## apb_top
module apb_top(
    input        pclk,
    input        presetn,
    input        start,
    input        write,
    input [31:0] addr,
    input [31:0] wdata,
    input [3:0]  strb,
    input [2:0]  prot,
    output [31:0] rdata,
    output        done,
    output        error
);
Size in the first run: roughly 2000 cells after synthesis, ~430 flip-flops, roughly 110 I/O pins.
clock: 1.7 ns
lec_check: 0
abc_area: 1
cap_margin: 0
core_aspect_ratio: 1.32
core_margin: 2
core_utilization: 72
cts_cluster_diameter: 400
cts_cluster_size: 15
hold_slack_margin: 0.29
place_density: 0.38
slew_margin: 40
tns_end_percent: 10
run.sh (not shown) runs the stock make flow with config.mk's settings and CLKGATE_MAP_FILE=.
The baseline finished but failed the layout checks on negative setup slack.
Edit:
Settings changed: CAP_MARGIN 0 to 20, CORE_ASPECT_RATIO 1.32 to default, CTS_CLUSTER_SIZE 15 to default, HOLD_SLACK_MARGIN 0.29 to default, PLACE_DENSITY 0.38 to 0.39, SETUP_SLACK_MARGIN from default to -0.11, SLEW_MARGIN 40 to 20, TNS_END_PERCENT 10 to default.
Clock period 1.7 ns to 1.66 ns, I/O delays scaled along.
The new run finished with negative setup slack left.
Clock power came out higher by a quarter to a third.
Power grows by about a fifth.
Fmax goes down by about a fifth.
Edit:
Settings changed: ABC_AREA 1 to default, CORE_UTILIZATION 72 to 40, CTS_CLUSTER_DIAMETER 400 to 201, CTS_CLUSTER_SIZE from default to 23, MIN_ROUTING_LAYER from default to met2, PLACE_DENSITY 0.39 to default, SETUP_SLACK_MARGIN -0.11 to default.
Clock period 1.66 ns to 4.0 ns, I/O delays scaled along.
The changed run produced a clean layout; fmax came out lower by about 7.5%; wire length came out lower by 44%; die area came out higher by 86%; critical path depth came out lower by 6; clock skew came out lower by 0.0064 ns; combinational power came out lower by 76%.

apb_top again, from the RTL that the note above started with.
Settings: LEC_CHECK=0, ABC_AREA=1, CAP_MARGIN=30, CORE_ASPECT_RATIO=1.03, CORE_MARGIN=2, CORE_UTILIZATION=16, CTS_CLUSTER_DIAMETER=220, CTS_CLUSTER_SIZE=15, GPL_ROUTABILITY_DRIVEN=1, PLACE_DENSITY_LB_ADDON=0.14, SETUP_SLACK_MARGIN=0.11, SLEW_MARGIN=30; clock period 2.38 ns.
Edit:
Settings changed: ABC_AREA 1 to 0, CORE_UTILIZATION 16 to 70, CTS_CLUSTER_DIAMETER 220 to 356, CTS_CLUSTER_SIZE 15 to 14, PLACE_DENSITY_LB_ADDON 0.14 to 0.05, SETUP_SLACK_MARGIN 0.11 to 0.37.
Clock period 2.38 ns to 2.42 ns, I/O delays scaled along.
Area after synthesis came out higher by a few percent.
Sequential share of layout area came out lower by 0.86 points.
Utilization came out higher by 67 points.
First-iteration DRC count came out lower by a few percent.
Clock power came out lower by a few percent.
Cell count came out lower by well over a third.
Combinational power came out lower by a little under a tenth.
Sequential power came out higher by a few percent.
Non-clock buffer count came out higher by 34.
Worst hold slack improved by 78 ps.
Setup slack got worse by 32 ps.
Edit:
Settings changed: ABC_AREA 0 to default, CAP_MARGIN 30 to 20, CORE_ASPECT_RATIO 1.03 to default, CORE_UTILIZATION 70 to 40, CTS_CLUSTER_DIAMETER 356 to default, CTS_CLUSTER_SIZE 14 to default, GPL_ROUTABILITY_DRIVEN 1 to default, HOLD_SLACK_MARGIN from default to 0.28, PLACE_DENSITY_LB_ADDON 0.05 to default, SETUP_SLACK_MARGIN 0.37 to default, SLEW_MARGIN 30 to 20.
Clock period 2.42 ns to 4.42 ns, I/O delays scaled along.
What happened:
- global-route usage came out lower by 14 points
- via count came out lower by 9.5%
- utilization came out lower by 40 points
- fmax came out lower by 34%
- die area came out higher by 73%
- count of clock-buffer cells in the layout came out higher by 21
- synthesized area does not change
Edit:
Settings changed: CORE_UTILIZATION 40 to 20, HOLD_SLACK_MARGIN 0.28 to default.
Clock period 4.42 ns to 5.75 ns, I/O delays scaled along.
=> Sequential cell count is unchanged; hold slack gains 120 ps; wire length goes up by 15%; final area rose by 3.1%; global-route usage went down by 7.3 points; sequential share of layout area drops by 1.5 points.
Edit:
Settings changed: ABC_AREA from default to 1, CORE_UTILIZATION 20 to 68, TNS_END_PERCENT from default to 5.
Clock period 5.75 ns to 1.63 ns, I/O delays scaled along.
What happened:
- With this change the flow finished but failed the layout checks on setup timing
- global-route usage increases by 25 points
- clock skew shrinks by 11 ps
- combinational power rises to 5.2 times its value
- via count is higher by 44%
- clock power rose to 2.9 times its value
- critical path depth grows by 7
- non-clock buffer count went up by 114
Edit:
Settings changed: ABC_AREA 1 to default, CORE_UTILIZATION 68 to 67, CTS_CLUSTER_DIAMETER from default to 242, CTS_CLUSTER_SIZE from default to 30, TNS_END_PERCENT 5 to default.
Clock period 1.63 ns to 3.44 ns, I/O delays scaled along.
Result: The new run produced a clean layout; power fell by well over a third; flip-flop count is unchanged; worst hold slack degrades by 82 ps; routed wire length fell by a quarter to a third.

The RTL this note starts from:
==> flow/design.v <==
`timescale 1ns / 1ps
module apb_master(
    input pclk, presetn, pready, pslverr, 
    input [31:0] prdata,wdata,addr,
    input start,write,
    input [3:0] strb,
    input [2:0] prot,
    output reg psel,penable,pwrite,
    output reg [31:0] paddr,pwdata,
    output reg [3:0] pstrb,
    output reg [2:0] pprot,
    output reg done,error,
    output reg [31:0] rdata
    );
    parameter idle=2'b00,
              setup=2'b01,
              access=2'b10;
    reg [1:0] state, next;  
    always @(posedge pclk, negedge presetn) 
    begin
        if(!presetn) state<=idle;
        else state<=next;
    end 
    always @(*) begin
        case(state)
        idle: next = start?setup:idle;
        setup: next = access;
        access: next=pready?idle:access;
        default: next=idle;
    endcase    
    end 
    always @(posedge pclk,negedge presetn)
    begin
        if(!presetn) begin
        psel<=0;
        penable<=0;
        done<=0;
        error<=0;
        paddr <= 0;
        pwrite <= 0;
        pwdata <= 0;
        pstrb <= 0;
        pprot <= 0;
        rdata <= 0;
        end else begin
        case(state)
        idle: begin
            done<=0;
            error<=0;
            psel<=0;
            penable<=0;
        end
        setup: begin
            psel<=1;
            penable<=0;
            paddr<=addr;
            pwrite<=write;
            pwdata<=wdata;
            pstrb<=strb;
            pprot<=prot;
        end
        access: begin
            penable<=1;
            if(pready) begin
                done<=1;
                error<=pslverr;
                if(!write) rdata<=prdata;
            end
        end
    endcase
    end
    end      
endmodule
`timescale 1ns / 1ps
module apb_slave #(
    parameter base_addr = 32'h0000_0000
)(
    input         pclk,
    input         presetn,
    input         psel,
    input         penable,
    input         pwrite,
    input  [31:0] paddr,
    input  [31:0] pwdata,
    input  [3:0]  pstrb,
    input  [2:0]  pprot,
    output reg [31:0] prdata,
    output reg        pready,
    output reg        pslverr
);
    reg [31:0] regfile [0:3];
    wire [1:0] reg_sel    = paddr[3:2];
    wire       addr_valid = (paddr[31:4] == base_addr[31:4]);
    always @(posedge pclk or negedge presetn) begin
        if (!presetn) begin
            pready <= 0;
        end else begin
            pready <= (psel && penable);  
        end
    end
    always @(posedge pclk or negedge presetn) begin
        if (!presetn) begin
            pslverr <= 0;
        end else if (psel && penable) begin
            pslverr <= ~addr_valid;
        end else begin
            pslverr <= 0;
        end
    end
    always @(posedge pclk or negedge presetn) begin
        if (!presetn) begin
            regfile[0] <= 0;
            regfile[1] <= 0;
            regfile[2] <= 0;
            regfile[3] <= 0;
        end else if (psel && penable && pwrite && addr_valid) begin
            if (pstrb[0]) regfile[reg_sel][7:0]   <= pwdata[7:0];
            if (pstrb[1]) regfile[reg_sel][15:8]  <= pwdata[15:8];
            if (pstrb[2]) regfile[reg_sel][23:16] <= pwdata[23:16];
            if (pstrb[3]) regfile[reg_sel][31:24] <= pwdata[31:24];
        end
    end
    always @(posedge pclk or negedge presetn) begin
        if (!presetn) begin
            prdata <= 0;
        end else if (psel && penable && !pwrite && addr_valid) begin
            prdata <= regfile[reg_sel];
        end
    end
endmodule
`timescale 1ns / 1ps
module apb_top(
    input        pclk,
    input        presetn,
    input        start,
    input        write,
    input [31:0] addr,
    input [31:0] wdata,
    input [3:0]  strb,
    input [2:0]  prot,
    output [31:0] rdata,
    output        done,
    output        error
);
    wire        psel;
    wire        penable;
    wire        pwrite;
    wire [31:0] paddr;
    wire [31:0] pwdata;
    wire [3:0]  pstrb;
    wire [2:0]  pprot;
    wire [31:0] prdata_int;
    wire        pready_int;
    wire        pslverr_int;
    wire psel0 = psel && (paddr[31:12] == 20'h00000);   
    wire psel1 = psel && (paddr[31:12] == 20'h0001);   
    wire [31:0] prdata0;
    wire        pready0;
    wire        pslverr0;
    wire [31:0] prdata1;
    wire        pready1;
    wire        pslverr1;
    assign prdata_int = psel0 ? prdata0
                      : psel1 ? prdata1
                      : 32'h0000_0000;
    assign pready_int = psel0 ? pready0
                      : psel1 ? pready1
                      : penable;
    assign pslverr_int= psel0 ? pslverr0
                      : psel1 ? pslverr1
                      : 1'b1;
    apb_master master (
        .pclk    (pclk),
        .presetn (presetn),
        .start   (start),
        .write   (write),
        .addr    (addr),
        .wdata   (wdata),
        .strb    (strb),
        .prot    (prot),
        .psel    (psel),
        .penable (penable),
        .pwrite  (pwrite),
        .paddr   (paddr),
        .pwdata  (pwdata),
        .pstrb   (pstrb),
        .pprot   (pprot),
        .done    (done),
        .error   (error),
        .rdata   (rdata),
        .prdata  (prdata_int),
        .pready  (pready_int),
        .pslverr (pslverr_int)
    );
    apb_slave #(.base_addr(32'h0000_0000)) slave0 (
        .pclk    (pclk),
        .presetn (presetn),
        .psel    (psel0),
        .penable (penable),
        .pwrite  (pwrite),
        .paddr   (paddr),
        .pwdata  (pwdata),
        .pstrb   (pstrb),
        .pprot   (pprot),
        .prdata  (prdata0),
        .pready  (pready0),
        .pslverr (pslverr0)
    );
    apb_slave #(.base_addr(32'h0000_1000)) slave1 (
        .pclk    (pclk),
        .presetn (presetn),
        .psel    (psel1),
        .penable (penable),
        .pwrite  (pwrite),
        .paddr   (paddr),
        .pwdata  (pwdata),
        .pstrb   (pstrb),
        .pprot   (pprot),
        .prdata  (prdata1),
        .pready  (pready1),
        .pslverr (pslverr1)
    );
endmodule
export LEC_CHECK = 0
export CAP_MARGIN = 20
export CELL_PAD_IN_SITES_GLOBAL_PLACEMENT = 0
export CORE_ASPECT_RATIO = 0.7
export CORE_MARGIN = 8
export CORE_UTILIZATION = 48
export CTS_CLUSTER_SIZE = 19
export PLACE_DENSITY_LB_ADDON = 0.06
export SLEW_MARGIN = 20
export TNS_END_PERCENT = 60
create_clock -name core_clock -period 2.53 [get_ports {pclk}]
The baseline finished clean.
Rerun with:
==> flow/config.mk (replaced) <==
export PLATFORM = sky130hd
export DESIGN_NAME = apb_top
export DESIGN_NICKNAME = apb_top
export VERILOG_FILES = /design/flow/design.v
export SDC_FILE = /design/flow/constraint.sdc
export NUM_CORES = 4
export LEC_CHECK = 0
export ABC_AREA = 1
export CAP_MARGIN = 20
export CORE_MARGIN = 2
export CORE_UTILIZATION = 70
export CTS_CLUSTER_SIZE = 31
export SLEW_MARGIN = 20
==> flow/constraint.sdc (replaced) <==
create_clock -name core_clock -period 1.66 [get_ports {pclk}]
set_input_delay 0.3320 -clock core_clock [delete_from_list [all_inputs] [get_ports {pclk}]]
set_output_delay 0.3320 -clock core_clock [all_outputs]
set_load 0.01 [all_outputs]
What happened: The changed run finished but fails on setup timing. Die size goes down by 41%. Power is higher by 61%. Worst hold slack degrades by 0.21 ns. Design area increases by about 1.3%. Cell count increases by 34%. Setup slack got worse by 0.85 ns. Clock skew barely changes. Via count grows by about 60%. Wire length is higher by 44%.
Rerun with:
--- a/flow/config.mk
+++ b/flow/config.mk
@@ -6,8 +6,6 @@
 export NUM_CORES = 4
 export LEC_CHECK = 0
-export ABC_AREA = 1
 export CAP_MARGIN = 20
 export CORE_MARGIN = 2
-export CORE_UTILIZATION = 70
-export CTS_CLUSTER_SIZE = 31
+export CORE_UTILIZATION = 40
 export SLEW_MARGIN = 20
==> flow/constraint.sdc (replaced) <==
create_clock -name core_clock -period 3.0 [get_ports {pclk}]
set_input_delay 0.6000 -clock core_clock [delete_from_list [all_inputs] [get_ports {pclk}]]
set_output_delay 0.6000 -clock core_clock [all_outputs]
set_load 0.01 [all_outputs]
After rerunning: The changed run passed the timing, DRC and antenna checks. Register-to-register slack gains 1.2 ns. Global-route usage drops by 21 points. Utilization drops by 43 points. Clock power drops by about 43%. Design area drops by about 2.5%. Worst setup slack gains 1.2 ns. Non-clock buffer count drops by 74. Sequential share of layout area climbs by 1.2 points. Worst hold slack loses 0.26 ns. Final cell count drops by 22%.
Power figures rest on the tool's default switching activity, not on a simulated workload.
